--- flow/config.mk ---
export PLATFORM = sky130hd
export DESIGN_NAME = inexact_filter
export DESIGN_NICKNAME = inexact_filter
export VERILOG_FILES = /design/flow/design.v
export SDC_FILE = /design/flow/constraint.sdc
export NUM_CORES = 4
export LEC_CHECK = 0
export CAP_MARGIN = 20
export CORE_MARGIN = 2
export CORE_UTILIZATION = 8
export SLEW_MARGIN = 20
--- flow/constraint.sdc ---
create_clock -name core_clock -period 17.5 [get_ports {clk}]
set_input_delay 3.5000 -clock core_clock [delete_from_list [all_inputs] [get_ports {clk}]]
set_output_delay 3.5000 -clock core_clock [all_outputs]
set_load 0.01 [all_outputs]
--- flow/design.v ---
`timescale 1ns / 1ps
module EC(
input H0,L0,EC_prev,H1,  
output EC_out,EC_next 
    );
wire w;  
assign w = ~(H0 | L0);
assign EC_next = (w & EC_prev);
assign EC_out = (EC_next & H1);
endmodule
`timescale 1ns / 1ps
module TBC(
input X0,X1,Y0,Y1,  
output H,L  
    );
assign H = ((X0) & (!Y1)) | (X1 & (!Y1)) | (X1 & (!Y0));
assign L = (!X1) & Y1;
endmodule
`timescale 1ns / 1ps
module mux8bit(
input sel,
input [7:0]I1,I0,
output [7:0]Y
    );
assign Y = sel ? I1 : I0;
endmodule
`timescale 1ns / 1ps
module TDS(
input [7:0]P0,P1,P2,
output [7:0]Min,Med,Max
    );
wire [20:0]w;
wire [5:0]EC_next;
wire [8:0]EC_out;
wire [2:0]mux_sel;
wire [7:0]Temp_max,Temp_min_1,Temp_min_2;
TBC TBC_1_MSB_67(.X0(P0[6]),.X1(P0[7]),.Y0(P1[6]),.Y1(P1[7]),.H(w[0]),.L(w[1]));
TBC TBC_1_BITS45(.X0(P0[4]),.X1(P0[5]),.Y0(P1[4]),.Y1(P1[5]),.H(w[2]),.L(w[3]));
TBC TBC_1_BITS23(.X0(P0[2]),.X1(P0[3]),.Y0(P1[2]),.Y1(P1[3]),.H(w[4]),.L(w[5]));
TBC TBC_1_LSB_01(.X0(P0[0]),.X1(P0[1]),.Y0(P1[0]),.Y1(P1[1]),.H(w[6]),.L());
EC EC_1_MSB_45(.H0(w[0]),.L0(w[1]),.EC_prev(1'b1),.H1(w[2]),.EC_next(EC_next[0]),.EC_out(EC_out[0]));
EC EC_1_BITS23(.H0(w[2]),.L0(w[3]),.EC_prev(EC_next[0]),.H1(w[4]),.EC_next(EC_next[1]),.EC_out(EC_out[1]));
EC EC_1_LSB_01(.H0(w[4]),.L0(w[5]),.EC_prev(EC_next[1]),.H1(w[6]),.EC_next(),.EC_out(EC_out[2]));
assign mux_sel[0] = EC_out[0] | EC_out[1] | EC_out[2] | w[0];  
mux8bit m_1_min(.sel(mux_sel[0]),.I1(P1),.I0(P0),.Y(Temp_min_1));
mux8bit m_1_max(.sel(mux_sel[0]),.I1(P0),.I0(P1),.Y(Temp_max));
TBC TBC_2_MSB_67(.X0(Temp_max[6]),.X1(Temp_max[7]),.Y0(P2[6]),.Y1(P2[7]),.H(w[7]),.L(w[8]));
TBC TBC_2_BITS45(.X0(Temp_max[4]),.X1(Temp_max[5]),.Y0(P2[4]),.Y1(P2[5]),.H(w[9]),.L(w[10]));
TBC TBC_2_BITS23(.X0(Temp_max[2]),.X1(Temp_max[3]),.Y0(P2[2]),.Y1(P2[3]),.H(w[11]),.L(w[12]));
TBC TBC_2_LSB_01(.X0(Temp_max[0]),.X1(Temp_max[1]),.Y0(P2[0]),.Y1(P2[1]),.H(w[13]),.L());
EC EC_2_MSB_45(.H0(w[7]),.L0(w[8]),.EC_prev(1'b1),.H1(w[9]),.EC_next(EC_next[2]),.EC_out(EC_out[3]));
EC EC_2_BITS23(.H0(w[9]),.L0(w[10]),.EC_prev(EC_next[2]),.H1(w[11]),.EC_next(EC_next[3]),.EC_out(EC_out[4]));
EC EC_2_LSB_01(.H0(w[11]),.L0(w[12]),.EC_prev(EC_next[3]),.H1(w[13]),.EC_next(),.EC_out(EC_out[5]));
assign mux_sel[1] = EC_out[3] | EC_out[4] | EC_out[5] | w[7];
mux8bit m_2_min(.sel(mux_sel[1]),.I1(P2),.I0(Temp_max),.Y(Temp_min_2));
mux8bit m_2_max(.sel(mux_sel[1]),.I1(Temp_max),.I0(P2),.Y(Max));  
TBC TBC_3_MSB_67(.X0(Temp_min_1[6]),.X1(Temp_min_1[7]),.Y0(Temp_min_2[6]),.Y1(Temp_min_2[7]),.H(w[14]),.L(w[15]));
TBC TBC_3_BITS45(.X0(Temp_min_1[4]),.X1(Temp_min_1[5]),.Y0(Temp_min_2[4]),.Y1(Temp_min_2[5]),.H(w[16]),.L(w[17]));
TBC TBC_3_BITS23(.X0(Temp_min_1[2]),.X1(Temp_min_1[3]),.Y0(Temp_min_2[2]),.Y1(Temp_min_2[3]),.H(w[18]),.L(w[19]));
TBC TBC_3_LSB_01(.X0(Temp_min_1[0]),.X1(Temp_min_1[1]),.Y0(Temp_min_2[0]),.Y1(Temp_min_2[1]),.H(w[20]),.L());
EC EC_3_MSB_45(.H0(w[14]),.L0(w[15]),.EC_prev(1'b1),.H1(w[16]),.EC_next(EC_next[4]),.EC_out(EC_out[6]));
EC EC_3_BITS23(.H0(w[16]),.L0(w[17]),.EC_prev(EC_next[4]),.H1(w[18]),.EC_next(EC_next[5]),.EC_out(EC_out[7]));
EC EC_3_LSB_01(.H0(w[18]),.L0(w[19]),.EC_prev(EC_next[5]),.H1(w[20]),.EC_next(),.EC_out(EC_out[8]));
assign mux_sel[2] = EC_out[6] | EC_out[7] | EC_out[8] | w[14];
mux8bit m_3_min(.sel(mux_sel[2]),.I1(Temp_min_2),.I0(Temp_min_1),.Y(Min));  
mux8bit m_3_max(.sel(mux_sel[2]),.I1(Temp_min_1),.I0(Temp_min_2),.Y(Med));  
endmodule
`timescale 1ns / 1ps
module inexact_filter
# (parameter COUNT= 256) 
(input [7:0] Pixel_in,
input  clk,
output [7:0] Median
);
    reg [7:0]  line_buff1 [COUNT-1:0];
    reg [7:0]  line_buff2 [COUNT-1:0];
    reg [7:0]  R1_Max,R1_Med,R1_Min,R2_Max,R2_Med,R2_Min,Buffer_reg;
    wire [7:0] Min,Max,Med,Last_Max,Last_Med,Last_Min;
    integer i;
    always @(posedge clk)begin
    Buffer_reg <= Pixel_in;
    end
    always @ (posedge clk)
    begin
    line_buff2[COUNT-1] <= Buffer_reg;
    line_buff1[COUNT-1] <= line_buff2[0];
    for ( i=0 ; i<COUNT-1; i=i+1 )
        line_buff2[i] <= line_buff2[i+1];
    for ( i=0 ; i<COUNT-1; i=i+1 )
         line_buff1[i] <= line_buff1[i+1];
    end 
    TDS tds1_1(.P0(line_buff1[0]),.P1(line_buff2[0]),.P2(Buffer_reg),.Min(Min),.Max(Max),.Med(Med));
    always @(posedge clk) begin
    R1_Max <= Max;
    R1_Med <= Med;
    R1_Min <= Min;
    end
    always @(posedge clk) begin
    R2_Max <= R1_Max;
    R2_Med <= R1_Med;
    R2_Min <= R1_Min;
    end
    TDS tds2_1(.P0(Max),.P1(R1_Max),.P2(R2_Max),.Min(Last_Min),.Max(),.Med());
    TDS tds2_2(.P0(Med),.P1(R1_Med),.P2(R2_Med),.Min(),.Max(),.Med(Last_Med));
    TDS tds2_3(.P0(Min),.P1(R1_Min),.P2(R2_Min),.Min(),.Max(Last_Max),.Med());
    TDS tds_f(.P0(Last_Min),.P1(Last_Med),.P2(Last_Max),.Min(),.Max(),.Med(Median));
    endmodule
--- flow/run.sh ---
#!/bin/bash
# the make line also repeats each setting of config.mk as NAME=value (left out here)
make -C /OpenROAD-flow-scripts/flow DESIGN_CONFIG=/design/flow/config.mk WORK_HOME=/design/flow/orfs CLKGATE_MAP_FILE= finish
==> results.py, run 1 <==
# Physical implementation metrics
metrics = {
    "yosys": {
        "logic_family": "AND-OR/OR-AND gates",
        "edf_count": 0,
        "syn-cell-area_um2": 88600,
        "synth_top_cell_by_area": "dfxtp_1",
        "yosysMostFrequentCell": "dfxtp_1",
        "xor_area_share_pct": 0.0198,
        "synth_warnings": 5,
        "postSynthSeqShare_pct": 93.8,
        "common_cells": "dfxtp_1 (4152), nand2_1 (87), nor2_1 (81)",
        "topCellsByArea": "dfxtp_1 (94%), mux2i_1 (0.45%), nand2_1 (0.37%), a21oi_1 (0.36%), o21ai_0 (0.35%)",
        "synth_flop_count": 4152,
        "ys_sh_adder_pct": 0.0113,
        "synth_top_area_share_pct": 93.8,
        "flop_cell": "dfxtp_1",
        "floorplan.nets": 5017,
        "synthSimpleGateAreaFrac_pct": 1.85,
        "synth_area_per_cell_um2": 17.7,
        "ys_types": 103,
        "mux_area_share_pct": 0.775,
        "ys_cells": 5008,
        "aoi_share_pct": 3.02,
        "synth_cells": 5008,
        "yosys-stat-area_um2": 88600,
        "synth-async-reset-ratio_pct": 0,
    },
    "global_routing": {
        "top_usage_layer": "met2",
        "grt_util_met1_pct": 2.57,
        "grt_pass1_wl_mm": 187,
        "grt_max_degree": 33,
        "antenna_found_initial": 9,
        "grt_pass1_vias": 36700,
        "grtUsageTotal_pct": 1.96,
        "grtUsageMet3_pct": 0.745,
        "grt-ovfl-total": 0,
        "met2_usage_pct": 2.72,
    },
    "route": {
        "drt_iter0_drc": 3413,
        "routedWlPerCell_um": 5.42,
        "ant_nets": 0,
        "vias": 35300,
        "viasPerCell": 1.73,
        "drc_errors": 0,
        "dr.pass1.iters": 10,
        "wl_mm": 111,
    },
    "worst_setup_path": {
        "r2r_end": "R1_Med[4]",
        "required_ps": 14000,
        "cp.depth": 27,
        "cp_top_family": "AND-OR/OR-AND gates",
        "worstSetupStartpoint": "line_buff1[0][5]",
        "reg2reg_slack_ps": 12490,
        "crit_path_end_kind": "primary output",
        "path_max_fanout": 26,
        "critPathMaxStageDelay_ps": 750,
        "slowest_stage": "a211oi_4",
        "path_class": "reg2out",
        "arrival_ps": 12260,
        "r2r_start": "line_buff1[0][5]",
        "crit_buf_inv": 2,
        "path_common_cell": "mux2i_1",
        "r2r_cells": 11,
        "crit_end": "Median[6]",
        "cp-start-kind": "register",
    },
    "power": {
        "p_switching_uw": 3470,
        "combPwrFrac_pct": 1.1,
        "sequentialPowerShare_pct": 52.7,
        "netSwitchingFraction_pct": 19.2,
        "leakagePower_uw": 0.0421,
        "internal_power_uw": 14600,
        "pg_seq_uw": 9530,
        "pg_comb_uw": 205,
        "clockPowerShare_pct": 46.2,
        "pg_clk_uw": 8360,
        "ir_worst_vdd_v": 0.000103,
        "cellPowerDensity_nw_per_um2": 151,
        "power.group.top": "registers",
    },
    "clocking": {
        "cts_setup_buffers": 0,
        "clk_path_buf_depth": 4,
        "htreeDepth": 5,
        "ctsResizeCount": 0,
        "cts-hold-fix-buffers": 0,
        "root_buffer": "clkbuf_16",
        "cts_num_sinks": 4152,
        "clk_latency_ps": 920,
        "cts_tree": "built",
        "cts_buffers": 391,
        "clk_pin_slew_ps": 60,
    },
    "timing": {
        "final_max_slew_viol_count": 0,
        "finalSetupViolations": 0,
        "finalHoldViolCount": 0,
        "max_clock_freq_mhz": 63.5,
        "slew_headroom_pct": 32.4,
        "skew_ps": 54.8,
        "fin_crit_ps": 15760,
        "finalWorstSetupSlack_ps": 1740,
        "grt_setup_unrepaired": "false",
        "fin_tns_setup_ps": 0,
        "min_period_over_period_pct": 90.0,
        "worst_slew_pin_slew_ps": 1010,
    },
    "status": {
        "status": "complete, no violations",
    },
    "final_layout": {
        "post_layout_nonfiller_instances": 20400,
        "nNetsFinal": 5379,
        "area_growth_pct": 35.7,
        "fillers": 124000,
    },
    "floorplan": {
        "ios": 17,
        "die_area_um2": 1120000,
        "fp.dieH_mm": 1.06,
        "fp_util_pct": 8.02,
        "die_w_mm": 1.06,
        "placement_rows": 386,
        "core_um2": 1100000,
    },
    "min_path": {
        "min_to": "line_buff2[180][0]",
        "hp-start": "line_buff2[181][0]",
        "hp-class": "reg2reg",
        "hold_path_depth": 0,
    },
    "place": {
        "port_buffers": 16,
        "place_congestion": 0.757,
        "dpl.hpwl_mm": 56.6,
        "dp.cells": 19700,
        "dp_slack_ps": 2950,
    },
    "job": {
        "cap_violations": 0,
        "warnings": 27,
    },
}
==> final cells by class <==
class | count | area (um^2) | share of cell area, %
flip-flops and latches | 4152 | 83100 | 69.2
inverters | 46 | 173 | 0.144
repair buffers | 22 | 205 | 0.171
clock inverters | 148 | 1800 | 1.50
well taps | 14700 | 18400 | 15.4
diodes | 5 | 12.5 | 0.0104
clock buffers | 550 | 11400 | 9.48
multi-input cells | 757 | 5030 | 4.19
==> stage by stage <==
| step | instance area, um^2 | total power (uW) | utilization, % | hold slack (ps) |
|---|---|---|---|---|
| final | 120000 | 18100 | 10.9 | 274 |
| after global routing | 120000 | 18800 | 10.9 | 279 |
| after CTS | 120000 | 18400 | 10.9 | 256 |
| after detailed placement | 107000 | 9930 | 9.69 | 312 |
| after global placement | 107000 | 9930 | 9.69 | 310 |
| after floorplan | 88600 | 9860 | - | 310 |
==> layer usage <==
layer / share of wire (%) / vias up
met3: 8.4 / 583
met4: 4.8 / 0
li1: - / 16900
met1: 48 / 16400
met2: 39 / 1372
met5: 0 / -
==> run 2: changes to the inputs <==
- ABC_AREA: not set -> 1
- CAP_MARGIN: 20 -> 0
- CORE_UTILIZATION: 8 -> 72
- CTS_CLUSTER_DIAMETER: not set -> 280
- CTS_CLUSTER_SIZE: not set -> 10
- HOLD_SLACK_MARGIN: not set -> 0.26
- PLACE_DENSITY_LB_ADDON: not set -> 0.14
- SETUP_SLACK_MARGIN: not set -> 0.38
- SLEW_MARGIN: 20 -> 40
- clock period: 17.5 -> 5.95 ns (I/O delays scaled with it)
==> results.py, run 2 <==
# Flow results
metrics = {
    "floorplan": {
        "placement_rows": 127,
        "fp_util_pct": 72.7,
        "fp.dieH_um": 352,
        "die_w_um": 352,
        "die_area_um2": 124000,
        "core_um2": 120000,
        "ios": 17,
    },
    "yosys": {
        "synth_cells": 4967,
        "synth_top_area_share_pct": 95.4,
        "common_cells": "dfxtp_1 (4152), nand2_1 (301), inv_1 (135)",
        "synth_flop_count": 4152,
        "xor_area_share_pct": 0,
        "syn-cell-area_um2": 87200,
        "synth_area_per_cell_um2": 17.5,
        "ys_sh_adder_pct": 0,
        "mux_area_share_pct": 0,
        "logic_family": "simple AND/OR/NAND/NOR gates",
        "synth_warnings": 5,
        "ys_cells": 4967,
        "postSynthSeqShare_pct": 95.4,
        "synth_top_cell_by_area": "dfxtp_1",
        "aoi_share_pct": 1.07,
        "floorplan.nets": 4976,
        "yosysMostFrequentCell": "dfxtp_1",
        "synthSimpleGateAreaFrac_pct": 2.72,
        "edf_count": 0,
        "ys_types": 40,
        "synth-async-reset-ratio_pct": 0,
        "flop_cell": "dfxtp_1",
        "yosys-stat-area_um2": 87200,
        "topCellsByArea": "dfxtp_1 (95%), nand2_1 (1.3%), inv_1 (0.58%), nand3_1 (0.51%), nand2_2 (0.32%)",
    },
    "status": {
        "failing_step": "clock tree synthesis",
        "status": "aborted with a tool error",
        "first-error": "[ERROR DPL-0033] detailed placement checks failed during check placement.",
    },
    "place": {
        "dp.cells": 6851,
        "dpl.hpwl_mm": 63.2,
        "port_buffers": 16,
        "place_congestion": 0.813,
    },
}
-- run 2: stage by stage --
| step | util [%] | setup WS (ps) | instance area, um^2 | setup TNS [ps] | hold slack, ps |
|---|---|---|---|---|---|
| 2_1_floorplan | - | -1010 | 87200 | -7750 | 310 |
| 3_5_place_dp | 76.2 | -2170 | 91400 | -16980 | 312 |
| 3_3_place_gp | 76.2 | -1900 | 91400 | -14840 | 310 |
==> run 3: changes to the inputs <==
- ABC_AREA: 1 -> not set
- CAP_MARGIN: 0 -> 20
- CORE_UTILIZATION: 72 -> 70
- CTS_CLUSTER_DIAMETER: 280 -> not set
- CTS_CLUSTER_SIZE: 10 -> 24
- HOLD_SLACK_MARGIN: 0.26 -> not set
- PLACE_DENSITY_LB_ADDON: 0.14 -> not set
- SETUP_SLACK_MARGIN: 0.38 -> not set
- SLEW_MARGIN: 40 -> 20
- clock period: 5.95 -> 8.99 ns (I/O delays scaled with it)
==> results.py, run 3 <==
# Flow results
metrics = {
    "status": {
        "status": "aborted with a tool error",
        "failing_step": "clock tree synthesis",
        "first-error": "[ERROR DPL-0033] detailed placement checks failed during check placement.",
    },
    "yosys": {
        "yosys-stat-area_um2": 88600,
        "mux_area_share_pct": 0.775,
        "flop_cell": "dfxtp_1",
        "xor_area_share_pct": 0.0198,
        "synth_top_area_share_pct": 93.8,
        "synth_flop_count": 4152,
        "synth_warnings": 5,
        "topCellsByArea": "dfxtp_1 (94%), mux2i_1 (0.45%), nand2_1 (0.37%), a21oi_1 (0.36%), o21ai_0 (0.35%)",
        "synth_top_cell_by_area": "dfxtp_1",
        "common_cells": "dfxtp_1 (4152), nand2_1 (87), nor2_1 (81)",
        "ys_sh_adder_pct": 0.0113,
        "aoi_share_pct": 3.02,
        "edf_count": 0,
        "ys_types": 103,
        "logic_family": "AND-OR/OR-AND gates",
        "synthSimpleGateAreaFrac_pct": 1.85,
        "synth_area_per_cell_um2": 17.7,
        "synth_cells": 5008,
        "syn-cell-area_um2": 88600,
        "ys_cells": 5008,
        "floorplan.nets": 5017,
        "synth-async-reset-ratio_pct": 0,
        "postSynthSeqShare_pct": 93.8,
        "yosysMostFrequentCell": "dfxtp_1",
    },
    "floorplan": {
        "fp_util_pct": 70.6,
        "placement_rows": 130,
        "fp.dieH_um": 360,
        "die_area_um2": 129000,
        "core_um2": 126000,
        "die_w_um": 360,
        "ios": 17,
    },
    "place": {
        "dpl.hpwl_mm": 66.4,
        "port_buffers": 16,
        "dp.cells": 6903,
        "place_congestion": 0.867,
    },
}
## run 3: per-stage QoR
step                      area, um^2  power (uW)  setup WS (ps)  util, %  setup TNS [ps]
after floorplan                88600       19200           18.8        -               0
after global placement         92700       19500          -1130     73.8           -6470
after detailed placement       92700       19500          -1190     73.8           -6740
==> run 4: changes to the inputs <==
- ABC_AREA: not set -> 1
- CTS_CLUSTER_DIAMETER: not set -> 88
- CTS_CLUSTER_SIZE: 24 -> not set
- GPL_TIMING_DRIVEN: not set -> 1
- PLACE_DENSITY_LB_ADDON: not set -> 0.02
- SETUP_SLACK_MARGIN: not set -> -0.78
- SLEW_MARGIN: 20 -> 30
- clock period: 8.99 -> 7.83 ns (I/O delays scaled with it)
==> results.py, run 4 <==
# Physical implementation metrics
metrics = {
    "status": {
        "status": "finished with violations",
        "check.faults": "setup timing",
    },
    "yosys": {
        "ys_cells": 4967,
        "synth_warnings": 5,
        "postSynthSeqShare_pct": 95.4,
        "ys_types": 40,
        "mux_area_share_pct": 0,
        "yosysMostFrequentCell": "dfxtp_1",
        "syn-cell-area_um2": 87200,
        "synth_cells": 4967,
        "flop_cell": "dfxtp_1",
        "xor_area_share_pct": 0,
        "aoi_share_pct": 1.07,
        "common_cells": "dfxtp_1 (4152), nand2_1 (301), inv_1 (135)",
        "synthSimpleGateAreaFrac_pct": 2.72,
        "synth-async-reset-ratio_pct": 0,
        "synth_top_cell_by_area": "dfxtp_1",
        "ys_sh_adder_pct": 0,
        "synth_area_per_cell_um2": 17.5,
        "floorplan.nets": 4976,
        "synth_top_area_share_pct": 95.4,
        "yosys-stat-area_um2": 87200,
        "topCellsByArea": "dfxtp_1 (95%), nand2_1 (1.3%), inv_1 (0.58%), nand3_1 (0.51%), nand2_2 (0.32%)",
        "edf_count": 0,
        "synth_flop_count": 4152,
        "logic_family": "simple AND/OR/NAND/NOR gates",
    },
    "clocking": {
        "htreeDepth": 5,
        "clk_path_buf_depth": 4,
        "cts-hold-fix-buffers": 0,
        "clk_pin_slew_ps": 70,
        "cts_num_sinks": 4152,
        "cts_buffers": 352,
        "clk_latency_ps": 950,
        "root_buffer": "clkbuf_16",
        "cts_tree": "built",
    },
    "final_layout": {
        "nNetsFinal": 5665,
        "area_growth_pct": 20.2,
        "seqCellArea_um2": 83100,
        "final_util_pct": 84.7,
        "layout.area.comb_um2": 4540,
        "fillers": 4642,
        "final_cell_area_um2": 105000,
        "post_layout_nonfiller_instances": 7546,
    },
    "worst_setup_path": {
        "r2r_end": "R1_Min[2]",
        "cp-start-kind": "register",
        "required_ps": 6260,
        "cp.depth": 56,
        "worstSetupStartpoint": "line_buff2[0][5]",
        "r2r_cells": 24,
        "crit_buf_inv": 12,
        "cp_top_family": "simple AND/OR/NAND/NOR gates",
        "arrival_ps": 9930,
        "crit_end": "Median[0]",
        "slowest_stage": "dfxtp_1",
        "path_max_fanout": 6,
        "reg2reg_slack_ps": 3510,
        "path_class": "reg2out",
        "critPathMaxStageDelay_ps": 670,
        "path_common_cell": "nand2_2",
        "r2r_start": "line_buff2[0][5]",
        "crit_path_end_kind": "primary output",
    },
    "power": {
        "netSwitchingFraction_pct": 21.9,
        "pg_seq_uw": 21300,
        "combPwrFrac_pct": 2.1,
        "p_switching_uw": 8900,
        "sequentialPowerShare_pct": 52.4,
        "clockPowerShare_pct": 45.5,
        "internal_power_uw": 31700,
        "total_power_uw": 40600,
        "ir_worst_vdd_v": 0.000347,
        "pg_clk_uw": 18500,
        "power.group.top": "registers",
        "leakagePower_uw": 0.0435,
        "cellPowerDensity_nw_per_um2": 387,
        "pg_comb_uw": 845,
    },
    "global_routing": {
        "grt_pass1_wl_mm": 278,
        "grt_max_degree": 18,
        "antenna_found_initial": 25,
        "grtUsageTotal_pct": 29.7,
        "grt_pass1_vias": 42500,
        "grt-ovfl-total": 0,
    },
    "timing": {
        "fin_crit_ps": 11490,
        "max_clock_freq_mhz": 87.0,
        "worst_slew_pin_slew_ps": 894,
        "finalSetupViolations": 8,
        "min_period_over_period_pct": 147,
        "finalWorstSetupSlack_ps": -3660,
        "final_max_slew_viol_count": 0,
        "slew_headroom_pct": 39.7,
        "skew_ps": 65.5,
        "finalHoldViolCount": 0,
        "grt_setup_unrepaired": "true",
    },
    "floorplan": {
        "die_w_um": 357,
        "core_um2": 124000,
        "fp_util_pct": 70.5,
        "placement_rows": 129,
        "die_area_um2": 127000,
        "fp.dieH_um": 357,
        "ios": 17,
    },
    "place": {
        "dp_slack_ps": -920,
        "dp.cells": 6870,
        "port_buffers": 16,
        "place_congestion": 0.801,
        "place_area_um2": 91300,
        "dpl.hpwl_mm": 54.5,
    },
    "min_path": {
        "hold_path_depth": 0,
        "min_to": "line_buff1[18][4]",
        "hp-start": "line_buff1[19][4]",
        "hp-class": "reg2reg",
    },
    "route": {
        "vias": 38300,
        "routedWlPerCell_um": 27.3,
        "wl_mm": 206,
        "drt_iter0_drc": 3910,
        "drc_errors": 0,
        "dr.pass1.iters": 9,
        "viasPerCell": 5.08,
        "ant_nets": 0,
    },
    "job": {
        "warnings": 32,
        "cap_violations": 0,
    },
}
[run 4: final cells by class]
| type | instances | share of cell area, % |
|---|---|---|
| sequential | 4152 | 79.4 |
| clock buffer | 491 | 9.70 |
| multi-input combinational | 648 | 4.33 |
| inverter | 158 | 0.586 |
| clock inverter | 113 | 1.39 |
| tap | 1637 | 1.96 |
| timing repair buffer | 344 | 2.67 |
| antenna | 3 | 0.00717 |
[run 4: stage by stage]
stage / hold slack (ps) / TNS [ps]
floorplan: 310 / 0
global placement: 310 / -5220
detailed placement: 312 / -6830
CTS: 284 / -13600
global route: 292 / -29150
finish: 289 / -28750
[run 4: metal layers]
layer	vias to the layer above	track usage (%)	part of all wire, %
met1	18700	35.1	36
met3	991	6.67	6.7
li1	16800	-	-
met4	32	15.1	6.9
met2	1865	51.3	51
met5	-	0	0.11
[run 4: timing repair]
action / 4_1_cts / 5_1_grt
gates resized: 183 / 158
setup endpoints to repair: 8 / 8
hold endpoints to repair: 0 / 0
pin swaps: 61 / 79
cloned: 5 / 1
buffers inserted: 39 / 27
==> run 5: changes to the inputs <==
- ABC_AREA: 1 -> not set
- CAP_MARGIN: 20 -> 5
- CTS_CLUSTER_DIAMETER: 88 -> not set
- CTS_CLUSTER_SIZE: not set -> 57
- GPL_TIMING_DRIVEN: 1 -> not set
- PLACE_DENSITY_LB_ADDON: 0.02 -> not set
- SETUP_SLACK_MARGIN: -0.78 -> 2.61
- SLEW_MARGIN: 30 -> 20
- clock period: 7.83 -> 9.03 ns (I/O delays scaled with it)
==> results.py, run 5 <==
# Flow results
metrics = {
    "yosys": {
        "floorplan.nets": 5017,
        "synth_flop_count": 4152,
        "synth_cells": 5008,
        "ys_types": 103,
        "edf_count": 0,
        "synth_top_area_share_pct": 93.8,
        "synth_area_per_cell_um2": 17.7,
        "postSynthSeqShare_pct": 93.8,
        "yosysMostFrequentCell": "dfxtp_1",
        "syn-cell-area_um2": 88600,
        "aoi_share_pct": 3.02,
        "xor_area_share_pct": 0.0198,
        "ys_cells": 5008,
        "synthSimpleGateAreaFrac_pct": 1.85,
        "ys_sh_adder_pct": 0.0113,
        "synth_top_cell_by_area": "dfxtp_1",
        "common_cells": "dfxtp_1 (4152), nand2_1 (87), nor2_1 (81)",
        "mux_area_share_pct": 0.775,
        "logic_family": "AND-OR/OR-AND gates",
        "topCellsByArea": "dfxtp_1 (94%), mux2i_1 (0.45%), nand2_1 (0.37%), a21oi_1 (0.36%), o21ai_0 (0.35%)",
        "synth_warnings": 5,
        "synth-async-reset-ratio_pct": 0,
        "flop_cell": "dfxtp_1",
        "yosys-stat-area_um2": 88600,
    },
    "place": {
        "dpl.hpwl_mm": 68.5,
        "place_congestion": 0.870,
        "port_buffers": 16,
        "dp.cells": 6891,
    },
    "floorplan": {
        "die_w_um": 360,
        "core_um2": 126000,
        "fp_util_pct": 70.6,
        "fp.dieH_um": 360,
        "die_area_um2": 129000,
        "placement_rows": 130,
        "ios": 17,
    },
    "status": {
        "first-error": "[ERROR DPL-0033] detailed placement checks failed during check placement.",
        "failing_step": "clock tree synthesis",
        "status": "aborted with a tool error",
    },
}
run 5: per-stage QoR:
stage / worst slack, ps / setup TNS, ps / cell area (um^2) / hold slack [ps] / total power, uW
floorplan: 277 / 0 / 88700 / 310 / 19100
global placement: -715 / -4630 / 92700 / 310 / 19400
detailed placement: -723 / -4640 / 92700 / 312 / 19400
==> run 6: changes to the inputs <==
- ABC_AREA: not set -> 1
- CAP_MARGIN: 5 -> 20
- CORE_UTILIZATION: 70 -> 66
- CTS_CLUSTER_DIAMETER: not set -> 28
- GPL_TIMING_DRIVEN: not set -> 1
- SETUP_SLACK_MARGIN: 2.61 -> 0.37
- SLEW_MARGIN: 20 -> 30
- clock period: 9.03 -> 4.36 ns (I/O delays scaled with it)
==> results.py, run 6 <==
# Flow results
metrics = {
    "status": {
        "failing_step": "clock tree synthesis",
        "status": "aborted with a tool error",
        "first-error": "[ERROR DPL-0033] detailed placement checks failed during check placement.",
    },
    "yosys": {
        "yosys-stat-area_um2": 87200,
        "mux_area_share_pct": 0,
        "floorplan.nets": 4976,
        "flop_cell": "dfxtp_1",
        "aoi_share_pct": 1.07,
        "yosysMostFrequentCell": "dfxtp_1",
        "synth_cells": 4967,
        "ys_cells": 4967,
        "synthSimpleGateAreaFrac_pct": 2.72,
        "ys_types": 40,
        "postSynthSeqShare_pct": 95.4,
        "topCellsByArea": "dfxtp_1 (95%), nand2_1 (1.3%), inv_1 (0.58%), nand3_1 (0.51%), nand2_2 (0.32%)",
        "synth_flop_count": 4152,
        "logic_family": "simple AND/OR/NAND/NOR gates",
        "ys_sh_adder_pct": 0,
        "syn-cell-area_um2": 87200,
        "synth_area_per_cell_um2": 17.5,
        "common_cells": "dfxtp_1 (4152), nand2_1 (301), inv_1 (135)",
        "xor_area_share_pct": 0,
        "synth-async-reset-ratio_pct": 0,
        "synth_warnings": 5,
        "synth_top_area_share_pct": 95.4,
        "edf_count": 0,
        "synth_top_cell_by_area": "dfxtp_1",
    },
    "floorplan": {
        "placement_rows": 133,
        "die_w_um": 367,
        "ios": 17,
        "fp_util_pct": 66.4,
        "core_um2": 131000,
        "die_area_um2": 135000,
        "fp.dieH_um": 367,
    },
    "place": {
        "place_congestion": 0.808,
        "dpl.hpwl_mm": 48.4,
        "port_buffers": 16,
        "place_area_um2": 91800,
    },
}
-- run 6: stage by stage --
step | hold WS (ps) | cells | setup WS [ps] | power (uW)
global placement | 310 | 7026 | -3290 | 39900
floorplan | 310 | 4967 | -2290 | 39500
detailed placement | 312 | 7026 | -3500 | 39900
==> run 7: changes to the inputs <==
- ABC_AREA: 1 -> 0
- CAP_MARGIN: 20 -> 35
- CELL_PAD_IN_SITES_DETAIL_PLACEMENT: not set -> 2
- CELL_PAD_IN_SITES_GLOBAL_PLACEMENT: not set -> 1
- CORE_ASPECT_RATIO: not set -> 1.47
- CORE_UTILIZATION: 66 -> 40
- CTS_CLUSTER_DIAMETER: 28 -> not set
- CTS_CLUSTER_SIZE: 57 -> 48
- GPL_ROUTABILITY_DRIVEN: not set -> 1
- GPL_TIMING_DRIVEN: 1 -> 0
- HOLD_SLACK_MARGIN: not set -> 0.09
- MAX_ROUTING_LAYER: not set -> met4
- MIN_ROUTING_LAYER: not set -> met2
- SETUP_SLACK_MARGIN: 0.37 -> 1.93
- SLEW_MARGIN: 30 -> 15
- TNS_END_PERCENT: not set -> 55
- clock period: 4.36 -> 11.0 ns (I/O delays scaled with it)
==> results.py, run 7 <==
# Physical implementation metrics
metrics = {
    "route": {
        "routedWlPerCell_um": 25.0,
        "vias": 50300,
        "viasPerCell": 5.75,
        "wl_mm": 218,
        "dr.pass1.iters": 6,
        "ant_nets": 0,
        "drt_iter0_drc": 4557,
        "drc_errors": 0,
    },
    "worst_setup_path": {
        "crit_buf_inv": 12,
        "path_max_fanout": 10,
        "crit_end": "Median[0]",
        "arrival_ps": 9560,
        "critPathMaxStageDelay_ps": 1000,
        "cp-start-kind": "register",
        "r2r_start": "line_buff2[0][6]",
        "cp_top_family": "AND-OR/OR-AND gates",
        "r2r_cells": 15,
        "crit_path_end_kind": "primary output",
        "worstSetupStartpoint": "line_buff2[0][6]",
        "path_common_cell": "buf_4",
        "reg2reg_slack_ps": 6690,
        "required_ps": 8800,
        "path_class": "reg2out",
        "r2r_end": "R1_Med[4]",
        "slowest_stage": "o31ai_1",
        "cp.depth": 37,
    },
    "timing": {
        "slew_headroom_pct": 20.0,
        "grt_setup_unrepaired": "true",
        "finalSetupViolations": 7,
        "hold_slack_ps": 273,
        "worst_slew_pin_slew_ps": 1190,
        "final_max_slew_viol_count": 0,
        "finalHoldViolCount": 0,
        "skew_ps": 80.7,
        "fin_crit_ps": 11760,
        "min_period_over_period_pct": 107,
        "max_clock_freq_mhz": 85.1,
        "finalWorstSetupSlack_ps": -758,
    },
    "min_path": {
        "hp-class": "reg2reg",
        "min_to": "line_buff1[251][2]",
        "hold_path_depth": 0,
        "hp-start": "line_buff1[252][2]",
    },
    "yosys": {
        "flop_cell": "dfxtp_1",
        "yosys-stat-area_um2": 88600,
        "synth-async-reset-ratio_pct": 0,
        "aoi_share_pct": 3.02,
        "topCellsByArea": "dfxtp_1 (94%), mux2i_1 (0.45%), nand2_1 (0.37%), a21oi_1 (0.36%), o21ai_0 (0.35%)",
        "xor_area_share_pct": 0.0198,
        "yosysMostFrequentCell": "dfxtp_1",
        "synth_cells": 5008,
        "postSynthSeqShare_pct": 93.8,
        "synth_top_area_share_pct": 93.8,
        "ys_sh_adder_pct": 0.0113,
        "logic_family": "AND-OR/OR-AND gates",
        "ys_types": 103,
        "floorplan.nets": 5017,
        "synthSimpleGateAreaFrac_pct": 1.85,
        "syn-cell-area_um2": 88600,
        "ys_cells": 5008,
        "mux_area_share_pct": 0.775,
        "synth_area_per_cell_um2": 17.7,
        "synth_top_cell_by_area": "dfxtp_1",
        "edf_count": 0,
        "common_cells": "dfxtp_1 (4152), nand2_1 (87), nor2_1 (81)",
        "synth_flop_count": 4152,
        "synth_warnings": 5,
    },
    "power": {
        "total_power_uw": 28800,
        "pg_clk_uw": 13100,
        "netSwitchingFraction_pct": 21.8,
        "sequentialPowerShare_pct": 52.7,
        "pg_comb_uw": 504,
        "ir_worst_vdd_v": 0.000184,
        "p_switching_uw": 6280,
        "pg_seq_uw": 15200,
        "internal_power_uw": 22500,
        "leakagePower_uw": 0.0425,
        "clockPowerShare_pct": 45.6,
        "power.group.top": "registers",
        "combPwrFrac_pct": 1.8,
        "cellPowerDensity_nw_per_um2": 269,
    },
    "clocking": {
        "cts_tree": "built",
        "cts_num_sinks": 4152,
        "root_buffer": "clkbuf_16",
        "cts-hold-fix-buffers": 0,
        "htreeDepth": 5,
        "clk_path_buf_depth": 4,
        "clk_latency_ps": 910,
        "clk_pin_slew_ps": 80,
        "cts_buffers": 356,
    },
    "job": {
        "cap_violations": 0,
        "warnings": 30,
    },
    "place": {
        "place_area_um2": 92500,
        "port_buffers": 16,
        "place_congestion": 0.778,
        "dp_slack_ps": -1960,
        "dpl.hpwl_mm": 97.2,
    },
    "floorplan": {
        "die_w_um": 392,
        "fp_util_pct": 40.2,
        "placement_rows": 209,
        "fp.dieH_um": 575,
        "core_um2": 220000,
        "die_area_um2": 225000,
        "ios": 17,
    },
    "global_routing": {
        "antenna_found_initial": 0,
        "grt_pass1_wl_mm": 315,
        "grt-ovfl-total": 0,
        "grtUsageTotal_pct": 29.8,
        "grt_max_degree": 18,
        "grt_pass1_vias": 63900,
    },
    "final_layout": {
        "area_growth_pct": 20.6,
        "nNetsFinal": 5518,
        "final_cell_area_um2": 107000,
        "fillers": 19700,
        "final_util_pct": 48.5,
    },
    "status": {
        "status": "finished with violations",
        "check.faults": "setup timing",
    },
}
[run 7: cell type report]
| cell class | instances | area [um^2] | area share, % |
|---|---|---|---|
| sequential | 4152 | 83200 | 77.8 |
| tap | 2954 | 3700 | 3.46 |
| clock inverter | 109 | 1310 | 1.23 |
| inverter | 46 | 173 | 0.162 |
| multi-input combinational | 757 | 6300 | 5.90 |
| antenna | 6 | 15.0 | 0.0141 |
| buffer | 53 | 483 | 0.452 |
| clock buffer | 516 | 10500 | 9.81 |
| timing repair buffer | 143 | 1210 | 1.13 |
[run 7: routing by layer]
| metal | part of all wire (%) | GRT usage, % | routed length [um] | vias to the layer above |
|---|---|---|---|---|
| met5 | 0 | - | 0 | - |
| met4 | 4.6 | 5.91 | 10000 | 0 |
| met3 | 35 | 31.7 | 75400 | 818 |
| met2 | 61 | 39.4 | 133000 | 15300 |
| met1 | 0 | - | 0 | 17100 |
| li1 | - | - | - | 17100 |
[run 7: timing repair]
| action | CTS | global route |
|---|---|---|
| gates resized | 267 | 108 |
| pin swaps | 47 | 50 |
| endpoints found under the setup margin | 8 | 8 |
| endpoints found under the hold margin | 0 | 0 |
| gates cloned | 0 | 1 |
| buffers inserted | 78 | 41 |
[run 7: metrics by stage]
| step | TNS (ps) | std cells |
|---|---|---|
| after floorplan | 0 | 5008 |
| after global placement | -13550 | 7978 |
| after detailed placement | -12900 | 7980 |
| after CTS | -127 | 8683 |
| after global routing | -6540 | 8730 |
| final | -3920 | 8736 |
==> run 8: changes to the inputs <==
- ABC_AREA: 0 -> 1
- CAP_MARGIN: 35 -> 20
- CELL_PAD_IN_SITES_DETAIL_PLACEMENT: 2 -> not set
- CELL_PAD_IN_SITES_GLOBAL_PLACEMENT: 1 -> not set
- CORE_ASPECT_RATIO: 1.47 -> not set
- CORE_UTILIZATION: 40 -> 72
- CTS_CLUSTER_DIAMETER: not set -> 88
- CTS_CLUSTER_SIZE: 48 -> 15
- GPL_ROUTABILITY_DRIVEN: 1 -> not set
- GPL_TIMING_DRIVEN: 0 -> 1
- HOLD_SLACK_MARGIN: 0.09 -> not set
- MAX_ROUTING_LAYER: met4 -> not set
- MIN_ROUTING_LAYER: met2 -> not set
- PLACE_DENSITY_LB_ADDON: not set -> 0.02
- SETUP_SLACK_MARGIN: 1.93 -> 1.74
- SLEW_MARGIN: 15 -> 30
- TNS_END_PERCENT: 55 -> 5
- clock period: 11.0 -> 5.95 ns (I/O delays scaled with it)
==> results.py, run 8 <==
# Flow results
metrics = {
    "yosys": {
        "topCellsByArea": "dfxtp_1 (95%), nand2_1 (1.3%), inv_1 (0.58%), nand3_1 (0.51%), nand2_2 (0.32%)",
        "floorplan.nets": 4976,
        "synthSimpleGateAreaFrac_pct": 2.72,
        "synth_area_per_cell_um2": 17.5,
        "ys_sh_adder_pct": 0,
        "synth_warnings": 5,
        "synth_top_area_share_pct": 95.4,
        "aoi_share_pct": 1.07,
        "logic_family": "simple AND/OR/NAND/NOR gates",
        "postSynthSeqShare_pct": 95.4,
        "yosys-stat-area_um2": 87200,
        "syn-cell-area_um2": 87200,
        "common_cells": "dfxtp_1 (4152), nand2_1 (301), inv_1 (135)",
        "yosysMostFrequentCell": "dfxtp_1",
        "xor_area_share_pct": 0,
        "synth_top_cell_by_area": "dfxtp_1",
        "ys_types": 40,
        "mux_area_share_pct": 0,
        "synth_flop_count": 4152,
        "ys_cells": 4967,
        "edf_count": 0,
        "synth-async-reset-ratio_pct": 0,
        "synth_cells": 4967,
        "flop_cell": "dfxtp_1",
    },
    "place": {
        "place_congestion": 0.803,
        "dpl.hpwl_mm": 64.0,
        "dp_slack_ps": -2340,
        "place_area_um2": 91300,
        "port_buffers": 16,
    },
    "floorplan": {
        "core_um2": 120000,
        "die_w_um": 352,
        "fp_util_pct": 72.7,
        "fp.dieH_um": 352,
        "placement_rows": 127,
        "ios": 17,
        "die_area_um2": 124000,
    },
    "status": {
        "first-error": "[ERROR DPL-0033] detailed placement checks failed during check placement.",
        "failing_step": "clock tree synthesis",
        "status": "aborted with a tool error",
    },
}
run 8: per-stage QoR:
step / instances / util [%] / hold WS, ps
2_1_floorplan: 4967 / - / 310
3_5_place_dp: 6845 / 76.1 / 312
3_3_place_gp: 6845 / 76.1 / 309
==> run 9: changes to the inputs <==
- CORE_ASPECT_RATIO: not set -> 0.55
- CTS_CLUSTER_SIZE: 15 -> not set
- SETUP_SLACK_MARGIN: 1.74 -> 2.0
- TNS_END_PERCENT: 5 -> not set
- clock period: 5.95 -> 7.83 ns (I/O delays scaled with it)
==> results.py, run 9 <==
# Flow results
metrics = {
    "floorplan": {
        "placement_rows": 94,
        "fp_util_pct": 72.7,
        "ios": 17,
        "fp.dieH_um": 262,
        "die_w_um": 473,
        "core_um2": 120000,
        "die_area_um2": 124000,
    },
    "yosys": {
        "edf_count": 0,
        "common_cells": "dfxtp_1 (4152), nand2_1 (301), inv_1 (135)",
        "yosys-stat-area_um2": 87200,
        "logic_family": "simple AND/OR/NAND/NOR gates",
        "topCellsByArea": "dfxtp_1 (95%), nand2_1 (1.3%), inv_1 (0.58%), nand3_1 (0.51%), nand2_2 (0.32%)",
        "yosysMostFrequentCell": "dfxtp_1",
        "xor_area_share_pct": 0,
        "ys_cells": 4967,
        "synth_cells": 4967,
        "synth_area_per_cell_um2": 17.5,
        "syn-cell-area_um2": 87200,
        "synth_flop_count": 4152,
        "synth-async-reset-ratio_pct": 0,
        "mux_area_share_pct": 0,
        "ys_sh_adder_pct": 0,
        "synth_warnings": 5,
        "aoi_share_pct": 1.07,
        "synth_top_cell_by_area": "dfxtp_1",
        "postSynthSeqShare_pct": 95.4,
        "flop_cell": "dfxtp_1",
        "synthSimpleGateAreaFrac_pct": 2.72,
        "synth_top_area_share_pct": 95.4,
        "floorplan.nets": 4976,
        "ys_types": 40,
    },
    "status": {
        "failing_step": "clock tree synthesis",
        "status": "aborted with a tool error",
        "first-error": "[ERROR DPL-0033] detailed placement checks failed during check placement.",
    },
    "place": {
        "dpl.hpwl_mm": 70.0,
        "port_buffers": 16,
        "place_congestion": 0.814,
    },
}
## run 9: stage by stage
stage | power [uW] | TNS (ps) | cell area [um^2] | std cells | setup slack [ps]
after detailed placement | 22300 | -7260 | 91100 | 6800 | -971
after floorplan | 22000 | 0 | 87200 | 4967 | 489
after global placement | 22300 | -5160 | 91100 | 6800 | -715
==> run 10: changes to the inputs <==
- CORE_ASPECT_RATIO: 0.55 -> not set
- CTS_CLUSTER_DIAMETER: 88 -> not set
- GPL_TIMING_DRIVEN: 1 -> not set
- PLACE_DENSITY_LB_ADDON: 0.02 -> not set
- SETUP_SLACK_MARGIN: 2.0 -> not set
- SLEW_MARGIN: 30 -> 20
- clock period: 7.83 -> 6.27 ns (I/O delays scaled with it)
==> results.py, run 10 <==
# Flow results
metrics = {
    "floorplan": {
        "die_w_um": 352,
        "fp_util_pct": 72.7,
        "fp.dieH_um": 352,
        "die_area_um2": 124000,
        "placement_rows": 127,
        "core_um2": 120000,
        "ios": 17,
    },
    "yosys": {
        "ys_cells": 4967,
        "syn-cell-area_um2": 87200,
        "mux_area_share_pct": 0,
        "synth_top_cell_by_area": "dfxtp_1",
        "floorplan.nets": 4976,
        "common_cells": "dfxtp_1 (4152), nand2_1 (301), inv_1 (135)",
        "synth_cells": 4967,
        "synth_warnings": 5,
        "synthSimpleGateAreaFrac_pct": 2.72,
        "edf_count": 0,
        "ys_types": 40,
        "synth-async-reset-ratio_pct": 0,
        "ys_sh_adder_pct": 0,
        "aoi_share_pct": 1.07,
        "flop_cell": "dfxtp_1",
        "topCellsByArea": "dfxtp_1 (95%), nand2_1 (1.3%), inv_1 (0.58%), nand3_1 (0.51%), nand2_2 (0.32%)",
        "yosys-stat-area_um2": 87200,
        "synth_area_per_cell_um2": 17.5,
        "logic_family": "simple AND/OR/NAND/NOR gates",
        "postSynthSeqShare_pct": 95.4,
        "synth_top_area_share_pct": 95.4,
        "yosysMostFrequentCell": "dfxtp_1",
        "xor_area_share_pct": 0,
        "synth_flop_count": 4152,
    },
    "place": {
        "port_buffers": 16,
        "place_congestion": 0.853,
        "dpl.hpwl_mm": 62.0,
    },
    "status": {
        "first-error": "[ERROR DPL-0033] detailed placement checks failed during check placement.",
        "failing_step": "clock tree synthesis",
        "status": "aborted with a tool error",
    },
}
[run 10: per-stage QoR]
| step | cell area (um^2) | setup slack, ps | std cells | hold slack (ps) |
|---|---|---|---|---|
| floorplan | 87200 | -759 | 4967 | 310 |
| global placement | 91400 | -1750 | 6856 | 309 |
| detailed placement | 91400 | -1990 | 6856 | 312 |
==> run 11: changes to the inputs <==
- ABC_AREA: 1 -> not set
- CORE_UTILIZATION: 72 -> 70
- CTS_CLUSTER_SIZE: not set -> 34
- SETUP_SLACK_MARGIN: not set -> -0.89
- clock period: 6.27 -> 8.85 ns (I/O delays scaled with it)
==> results.py, run 11 <==
# Flow results
metrics = {
    "status": {
        "status": "aborted with a tool error",
        "failing_step": "clock tree synthesis",
        "first-error": "[ERROR DPL-0033] detailed placement checks failed during check placement.",
    },
    "floorplan": {
        "placement_rows": 130,
        "fp.dieH_um": 360,
        "ios": 17,
        "die_area_um2": 129000,
        "die_w_um": 360,
        "fp_util_pct": 70.6,
        "core_um2": 126000,
    },
    "yosys": {
        "synthSimpleGateAreaFrac_pct": 1.85,
        "common_cells": "dfxtp_1 (4152), nand2_1 (87), nor2_1 (81)",
        "ys_sh_adder_pct": 0.0113,
        "synth_top_area_share_pct": 93.8,
        "mux_area_share_pct": 0.775,
        "postSynthSeqShare_pct": 93.8,
        "floorplan.nets": 5017,
        "yosys-stat-area_um2": 88600,
        "aoi_share_pct": 3.02,
        "xor_area_share_pct": 0.0198,
        "synth_cells": 5008,
        "edf_count": 0,
        "ys_types": 103,
        "synth_warnings": 5,
        "synth_area_per_cell_um2": 17.7,
        "synth-async-reset-ratio_pct": 0,
        "topCellsByArea": "dfxtp_1 (94%), mux2i_1 (0.45%), nand2_1 (0.37%), a21oi_1 (0.36%), o21ai_0 (0.35%)",
        "synth_flop_count": 4152,
        "logic_family": "AND-OR/OR-AND gates",
        "synth_top_cell_by_area": "dfxtp_1",
        "yosysMostFrequentCell": "dfxtp_1",
        "syn-cell-area_um2": 88600,
        "flop_cell": "dfxtp_1",
        "ys_cells": 5008,
    },
    "place": {
        "dp.cells": 6907,
        "port_buffers": 16,
        "dpl.hpwl_mm": 68.9,
        "dp_slack_ps": -1050,
        "place_congestion": 0.874,
    },
}
[run 11: per-stage QoR]
step                area, um^2  hold slack, ps
floorplan                88600             310
global placement         92800             310
detailed placement       92800             312
==> run 12: changes to the inputs <==
- CORE_ASPECT_RATIO: not set -> 0.52
- CTS_CLUSTER_SIZE: 34 -> 33
- SETUP_SLACK_MARGIN: -0.89 -> 1.55
- clock period: 8.85 -> 5.95 ns (I/O delays scaled with it)
==> results.py, run 12 <==
# Flow results
metrics = {
    "status": {
        "status": "aborted with a tool error",
        "failing_step": "clock tree synthesis",
        "first-error": "[ERROR DPL-0033] detailed placement checks failed during check placement.",
    },
    "yosys": {
        "aoi_share_pct": 3.02,
        "synth_warnings": 5,
        "synth_area_per_cell_um2": 17.7,
        "synth_top_cell_by_area": "dfxtp_1",
        "edf_count": 0,
        "flop_cell": "dfxtp_1",
        "floorplan.nets": 5017,
        "common_cells": "dfxtp_1 (4152), nand2_1 (87), nor2_1 (81)",
        "synth_top_area_share_pct": 93.8,
        "yosys-stat-area_um2": 88600,
        "ys_sh_adder_pct": 0.0113,
        "synth-async-reset-ratio_pct": 0,
        "ys_cells": 5008,
        "mux_area_share_pct": 0.775,
        "synth_cells": 5008,
        "synth_flop_count": 4152,
        "logic_family": "AND-OR/OR-AND gates",
        "topCellsByArea": "dfxtp_1 (94%), mux2i_1 (0.45%), nand2_1 (0.37%), a21oi_1 (0.36%), o21ai_0 (0.35%)",
        "xor_area_share_pct": 0.0198,
        "ys_types": 103,
        "postSynthSeqShare_pct": 93.8,
        "yosysMostFrequentCell": "dfxtp_1",
        "synthSimpleGateAreaFrac_pct": 1.85,
        "syn-cell-area_um2": 88600,
    },
    "place": {
        "port_buffers": 16,
        "place_congestion": 0.895,
        "dpl.hpwl_mm": 82.0,
    },
    "floorplan": {
        "die_area_um2": 130000,
        "placement_rows": 94,
        "die_w_um": 497,
        "ios": 17,
        "core_um2": 126000,
        "fp_util_pct": 70.3,
        "fp.dieH_um": 261,
    },
}
==> run 12: through the flow <==
stage               setup slack [ps]  std cells  util, %  power [uW]  area [um^2]
global placement               -3220       7032     74.3       29500        93600
floorplan                      -2190       5008        -       29000        88700
detailed placement             -3310       7032     74.3       29500        93600
==> run 13: changes to the inputs <==
- ABC_AREA: not set -> 1
- CORE_ASPECT_RATIO: 0.52 -> not set
- CORE_UTILIZATION: 70 -> 72
- CTS_CLUSTER_SIZE: 33 -> 14
- PLACE_DENSITY: not set -> 0.37
- SETUP_SLACK_MARGIN: 1.55 -> 0.82
- SLEW_MARGIN: 20 -> 5
- clock period: 5.95 -> 6.27 ns (I/O delays scaled with it)
==> results.py, run 13 <==
# Flow results
metrics = {
    "yosys": {
        "postSynthSeqShare_pct": 95.4,
        "floorplan.nets": 4976,
        "topCellsByArea": "dfxtp_1 (95%), nand2_1 (1.3%), inv_1 (0.58%), nand3_1 (0.51%), nand2_2 (0.32%)",
        "flop_cell": "dfxtp_1",
        "xor_area_share_pct": 0,
        "aoi_share_pct": 1.07,
        "yosysMostFrequentCell": "dfxtp_1",
        "ys_sh_adder_pct": 0,
        "yosys-stat-area_um2": 87200,
        "mux_area_share_pct": 0,
        "synth_warnings": 5,
        "synth-async-reset-ratio_pct": 0,
        "synth_flop_count": 4152,
        "ys_types": 40,
        "synth_area_per_cell_um2": 17.5,
        "ys_cells": 4967,
        "common_cells": "dfxtp_1 (4152), nand2_1 (301), inv_1 (135)",
        "synth_top_cell_by_area": "dfxtp_1",
        "synth_top_area_share_pct": 95.4,
        "syn-cell-area_um2": 87200,
        "synthSimpleGateAreaFrac_pct": 2.72,
        "edf_count": 0,
        "logic_family": "simple AND/OR/NAND/NOR gates",
        "synth_cells": 4967,
    },
    "floorplan": {
        "die_w_um": 352,
        "fp.dieH_um": 352,
        "ios": 17,
        "core_um2": 120000,
        "die_area_um2": 124000,
        "fp_util_pct": 72.7,
        "placement_rows": 127,
    },
    "place": {
        "port_buffers": 16,
        "dpl.hpwl_mm": 62.0,
        "place_congestion": 0.853,
        "dp_slack_ps": -1990,
        "dp.cells": 6856,
    },
    "status": {
        "failing_step": "clock tree synthesis",
        "first-error": "[ERROR DPL-0033] detailed placement checks failed during check placement.",
        "status": "aborted with a tool error",
    },
}
-- run 13: through the flow --
step	hold slack (ps)	TNS [ps]	instance area, um^2
2_1_floorplan	310	-5710	87200
3_3_place_gp	309	-13750	91400
3_5_place_dp	312	-15620	91400
==> run 14: changes to the inputs <==
- ABC_AREA: 1 -> not set
- CORE_UTILIZATION: 72 -> 70
- CTS_CLUSTER_SIZE: 14 -> 15
- PLACE_DENSITY: 0.37 -> not set
- SETUP_SLACK_MARGIN: 0.82 -> not set
- SLEW_MARGIN: 5 -> 20
- clock period: 6.27 -> 4.22 ns (I/O delays scaled with it)
==> results.py, run 14 <==
# Flow results
metrics = {
    "status": {
        "failing_step": "clock tree synthesis",
        "first-error": "[ERROR DPL-0033] detailed placement checks failed during check placement.",
        "status": "aborted with a tool error",
    },
    "floorplan": {
        "fp.dieH_um": 360,
        "fp_util_pct": 70.6,
        "placement_rows": 130,
        "ios": 17,
        "core_um2": 126000,
        "die_w_um": 360,
        "die_area_um2": 129000,
    },
    "yosys": {
        "logic_family": "AND-OR/OR-AND gates",
        "synth_area_per_cell_um2": 17.7,
        "syn-cell-area_um2": 88600,
        "synthSimpleGateAreaFrac_pct": 1.85,
        "common_cells": "dfxtp_1 (4152), nand2_1 (87), nor2_1 (81)",
        "topCellsByArea": "dfxtp_1 (94%), mux2i_1 (0.45%), nand2_1 (0.37%), a21oi_1 (0.36%), o21ai_0 (0.35%)",
        "synth-async-reset-ratio_pct": 0,
        "edf_count": 0,
        "aoi_share_pct": 3.02,
        "ys_cells": 5008,
        "flop_cell": "dfxtp_1",
        "floorplan.nets": 5017,
        "xor_area_share_pct": 0.0198,
        "yosys-stat-area_um2": 88600,
        "synth_top_cell_by_area": "dfxtp_1",
        "mux_area_share_pct": 0.775,
        "ys_types": 103,
        "synth_warnings": 5,
        "ys_sh_adder_pct": 0.0113,
        "postSynthSeqShare_pct": 93.8,
        "synth_top_area_share_pct": 93.8,
        "synth_cells": 5008,
        "synth_flop_count": 4152,
        "yosysMostFrequentCell": "dfxtp_1",
    },
    "place": {
        "dpl.hpwl_mm": 75.3,
        "place_congestion": 0.839,
        "dp_slack_ps": -4630,
        "port_buffers": 16,
    },
}
## run 14: stage by stage
| stage | area, um^2 | total power, uW | instances | TNS, ps |
|---|---|---|---|---|
| 2_1_floorplan | 88700 | 40900 | 5008 | -26760 |
| 3_3_place_gp | 93600 | 41500 | 7009 | -34390 |
| 3_5_place_dp | 93600 | 41500 | 7009 | -35560 |
==> run 15: changes to the inputs <==
- ABC_AREA: not set -> 1
- CORE_UTILIZATION: 70 -> 72
- CTS_CLUSTER_DIAMETER: not set -> 88
- CTS_CLUSTER_SIZE: 15 -> 54
- GPL_TIMING_DRIVEN: not set -> 1
- PLACE_DENSITY_LB_ADDON: not set -> 0.01
- SETUP_SLACK_MARGIN: not set -> -0.58
- SLEW_MARGIN: 20 -> 30
- clock period: 4.22 -> 5.95 ns (I/O delays scaled with it)
==> results.py, run 15 <==
# Flow results
metrics = {
    "status": {
        "status": "aborted with a tool error",
        "failing_step": "global routing",
        "first-error": "[ERROR DPL-0033] detailed placement checks failed during check placement.",
    },
    "yosys": {
        "synth_flop_count": 4152,
        "yosys-stat-area_um2": 87200,
        "synth_cells": 4967,
        "ys_types": 40,
        "edf_count": 0,
        "mux_area_share_pct": 0,
        "yosysMostFrequentCell": "dfxtp_1",
        "synth_top_cell_by_area": "dfxtp_1",
        "aoi_share_pct": 1.07,
        "topCellsByArea": "dfxtp_1 (95%), nand2_1 (1.3%), inv_1 (0.58%), nand3_1 (0.51%), nand2_2 (0.32%)",
        "synth_warnings": 5,
        "flop_cell": "dfxtp_1",
        "ys_sh_adder_pct": 0,
        "floorplan.nets": 4976,
        "postSynthSeqShare_pct": 95.4,
        "synth_area_per_cell_um2": 17.5,
        "synth-async-reset-ratio_pct": 0,
        "ys_cells": 4967,
        "common_cells": "dfxtp_1 (4152), nand2_1 (301), inv_1 (135)",
        "xor_area_share_pct": 0,
        "synthSimpleGateAreaFrac_pct": 2.72,
        "syn-cell-area_um2": 87200,
        "logic_family": "simple AND/OR/NAND/NOR gates",
        "synth_top_area_share_pct": 95.4,
    },
    "floorplan": {
        "fp.dieH_um": 352,
        "die_area_um2": 124000,
        "core_um2": 120000,
        "placement_rows": 127,
        "die_w_um": 352,
        "ios": 17,
        "fp_util_pct": 72.7,
    },
    "place": {
        "port_buffers": 16,
        "dpl.hpwl_mm": 58.4,
        "place_congestion": 0.835,
        "place_area_um2": 91400,
    },
    "clocking": {
        "cts-hold-fix-buffers": 0,
        "htreeDepth": 3,
        "cts_buffers": 88,
        "clk_path_buf_depth": 3,
        "root_buffer": "clkbuf_16",
        "cts_num_sinks": 4152,
    },
}
[run 15: timing repair]
item | CTS
buffers inserted | 36
gates cloned | 5
resized | 95
pin swaps | 31
setup endpoints to repair | 8
[run 15: stage by stage]
| stage | setup slack [ps] | std cells |
|---|---|---|
| 4_1_cts | -2760 | 6990 |
| 3_3_place_gp | -1970 | 6852 |
| 3_5_place_dp | -2190 | 6852 |
| 2_1_floorplan | -1010 | 4967 |
==> run 16: changes to the inputs <==
- CELL_PAD_IN_SITES_DETAIL_PLACEMENT: not set -> 2
- CELL_PAD_IN_SITES_GLOBAL_PLACEMENT: not set -> 2
- CORE_ASPECT_RATIO: not set -> 0.72
- CORE_MARGIN: 2 -> 9
- CORE_UTILIZATION: 72 -> 44
- CTS_CLUSTER_DIAMETER: 88 -> not set
- CTS_CLUSTER_SIZE: 54 -> not set
- GPL_ROUTABILITY_DRIVEN: not set -> 0
- GPL_TIMING_DRIVEN: 1 -> not set
- MAX_ROUTING_LAYER: not set -> met5
- MIN_ROUTING_LAYER: not set -> met2
- PLACE_DENSITY_LB_ADDON: 0.01 -> 0.23
- SETUP_SLACK_MARGIN: -0.58 -> -0.35
- TNS_END_PERCENT: not set -> 65
- clock period: 5.95 -> 18.3 ns (I/O delays scaled with it)
==> results.py, run 16 <==
# Physical implementation metrics
metrics = {
    "final_layout": {
        "layout.area.comb_um2": 3310,
        "nNetsFinal": 5339,
        "area_growth_pct": 17.9,
        "fillers": 17200,
        "seqCellArea_um2": 83100,
    },
    "worst_setup_path": {
        "cp-start-kind": "register",
        "cp.depth": 55,
        "slowest_stage": "o21ai_1",
        "required_ps": 14640,
        "arrival_ps": 11590,
        "critPathMaxStageDelay_ps": 780,
        "reg2reg_slack_ps": 13120,
        "path_class": "reg2out",
        "path_common_cell": "nand2_1",
        "crit_end": "Median[0]",
        "r2r_cells": 21,
        "path_max_fanout": 24,
        "crit_buf_inv": 8,
        "r2r_end": "R1_Min[7]",
        "cp_top_family": "simple AND/OR/NAND/NOR gates",
        "crit_path_end_kind": "primary output",
        "worstSetupStartpoint": "line_buff1[0][3]",
        "r2r_start": "line_buff1[0][3]",
    },
    "clocking": {
        "cts_buffers": 357,
        "root_buffer": "clkbuf_16",
        "cts_setup_buffers": 0,
        "cts_tree": "built",
        "clk_path_buf_depth": 4,
        "cts_num_sinks": 4152,
        "ctsResizeCount": 0,
        "htreeDepth": 5,
        "cts-hold-fix-buffers": 0,
        "clk_latency_ps": 880,
        "clk_pin_slew_ps": 80,
    },
    "timing": {
        "finalWorstSetupSlack_ps": 3050,
        "max_clock_freq_mhz": 65.6,
        "final_max_slew_viol_count": 0,
        "finalHoldViolCount": 0,
        "min_period_over_period_pct": 83.3,
        "skew_ps": 54.1,
        "grt_setup_unrepaired": "false",
        "finalSetupViolations": 0,
        "fin_tns_setup_ps": 0,
        "slew_headroom_pct": 35.8,
        "fin_crit_ps": 15250,
        "worst_slew_pin_slew_ps": 953,
    },
    "route": {
        "route.met3.wl_mm": 67.5,
        "drt_iter0_drc": 4797,
        "vias": 46900,
        "routedWlPerCell_um": 21.6,
        "ant_nets": 0,
        "wl_mm": 179,
        "met1_length_um": 0,
        "dr.pass1.iters": 9,
        "highest_layer": "met5",
        "viasPerCell": 5.68,
        "drc_errors": 0,
        "wl_met2_mm": 101,
    },
    "yosys": {
        "floorplan.nets": 4976,
        "synth_area_per_cell_um2": 17.5,
        "synth_top_cell_by_area": "dfxtp_1",
        "postSynthSeqShare_pct": 95.4,
        "synth_cells": 4967,
        "common_cells": "dfxtp_1 (4152), nand2_1 (301), inv_1 (135)",
        "synth-async-reset-ratio_pct": 0,
        "mux_area_share_pct": 0,
        "aoi_share_pct": 1.07,
        "synthSimpleGateAreaFrac_pct": 2.72,
        "synth_warnings": 5,
        "yosysMostFrequentCell": "dfxtp_1",
        "synth_flop_count": 4152,
        "edf_count": 0,
        "ys_types": 40,
        "logic_family": "simple AND/OR/NAND/NOR gates",
        "synth_top_area_share_pct": 95.4,
        "ys_sh_adder_pct": 0,
        "yosys-stat-area_um2": 87200,
        "topCellsByArea": "dfxtp_1 (95%), nand2_1 (1.3%), inv_1 (0.58%), nand3_1 (0.51%), nand2_2 (0.32%)",
        "syn-cell-area_um2": 87200,
        "ys_cells": 4967,
        "xor_area_share_pct": 0,
        "flop_cell": "dfxtp_1",
    },
    "power": {
        "leakagePower_uw": 0.0417,
        "power.group.top": "registers",
        "clockPowerShare_pct": 46.4,
        "internal_power_uw": 13600,
        "pg_seq_uw": 9100,
        "sequentialPowerShare_pct": 52.6,
        "pg_comb_uw": 175,
        "ir_worst_vdd_v": 0.0000957,
        "pg_clk_uw": 8030,
        "netSwitchingFraction_pct": 21.3,
        "combPwrFrac_pct": 1.0,
        "total_power_uw": 17300,
        "cellPowerDensity_nw_per_um2": 168,
        "p_switching_uw": 3680,
    },
    "floorplan": {
        "ios": 17,
        "die_w_um": 543,
        "core_um2": 197000,
        "die_area_um2": 215000,
        "fp.dieH_um": 396,
        "placement_rows": 138,
        "fp_util_pct": 44.3,
    },
    "place": {
        "dpl.hpwl_mm": 70.8,
        "port_buffers": 16,
        "dp_slack_ps": 6050,
    },
    "min_path": {
        "hold_path_depth": 0,
        "hp-class": "reg2reg",
        "hp-start": "line_buff2[11][6]",
        "min_to": "line_buff2[10][6]",
    },
    "global_routing": {
        "grt-ovfl-total": 0,
        "grt_max_degree": 25,
        "grt_pass1_vias": 60200,
        "grtUsageTotal_pct": 24.3,
        "grt_pass1_wl_mm": 268,
        "antenna_found_initial": 0,
    },
    "job": {
        "warnings": 28,
        "cap_violations": 0,
    },
    "status": {
        "status": "complete, no violations",
    },
}
-- run 16: layout make-up --
| class | instances | share of cell area (%) |
|---|---|---|
| clock inverter | 137 | 1.78 |
| inverter | 158 | 0.589 |
| timing repair buffer | 19 | 0.178 |
| clock buffer | 508 | 10.1 |
| sequential | 4152 | 80.9 |
| multi-input combinational | 642 | 3.22 |
| antenna | 51 | 0.124 |
| tap | 2590 | 3.15 |
-- run 16: per-stage QoR --
step	util [%]	std cells	hold slack (ps)	cell area, um^2
6_report	52.3	8257	293	103000
5_1_grt	52.2	8206	297	103000
4_1_cts	52.2	8205	287	103000
3_5_place_dp	46.0	7560	313	90400
3_3_place_gp	46.0	7560	310	90400
2_1_floorplan	-	4967	310	87200
-- run 16: metal layers --
| layer | track usage [%] | vias up |
|---|---|---|
| li1 | - | 16200 |
| met1 | - | 16200 |
| met2 | 30.8 | 13600 |
| met3 | 30.0 | 932 |
| met4 | 5.54 | 33 |
| met5 | 6.78 | - |
Power is estimated from default activity; no workload was simulated.
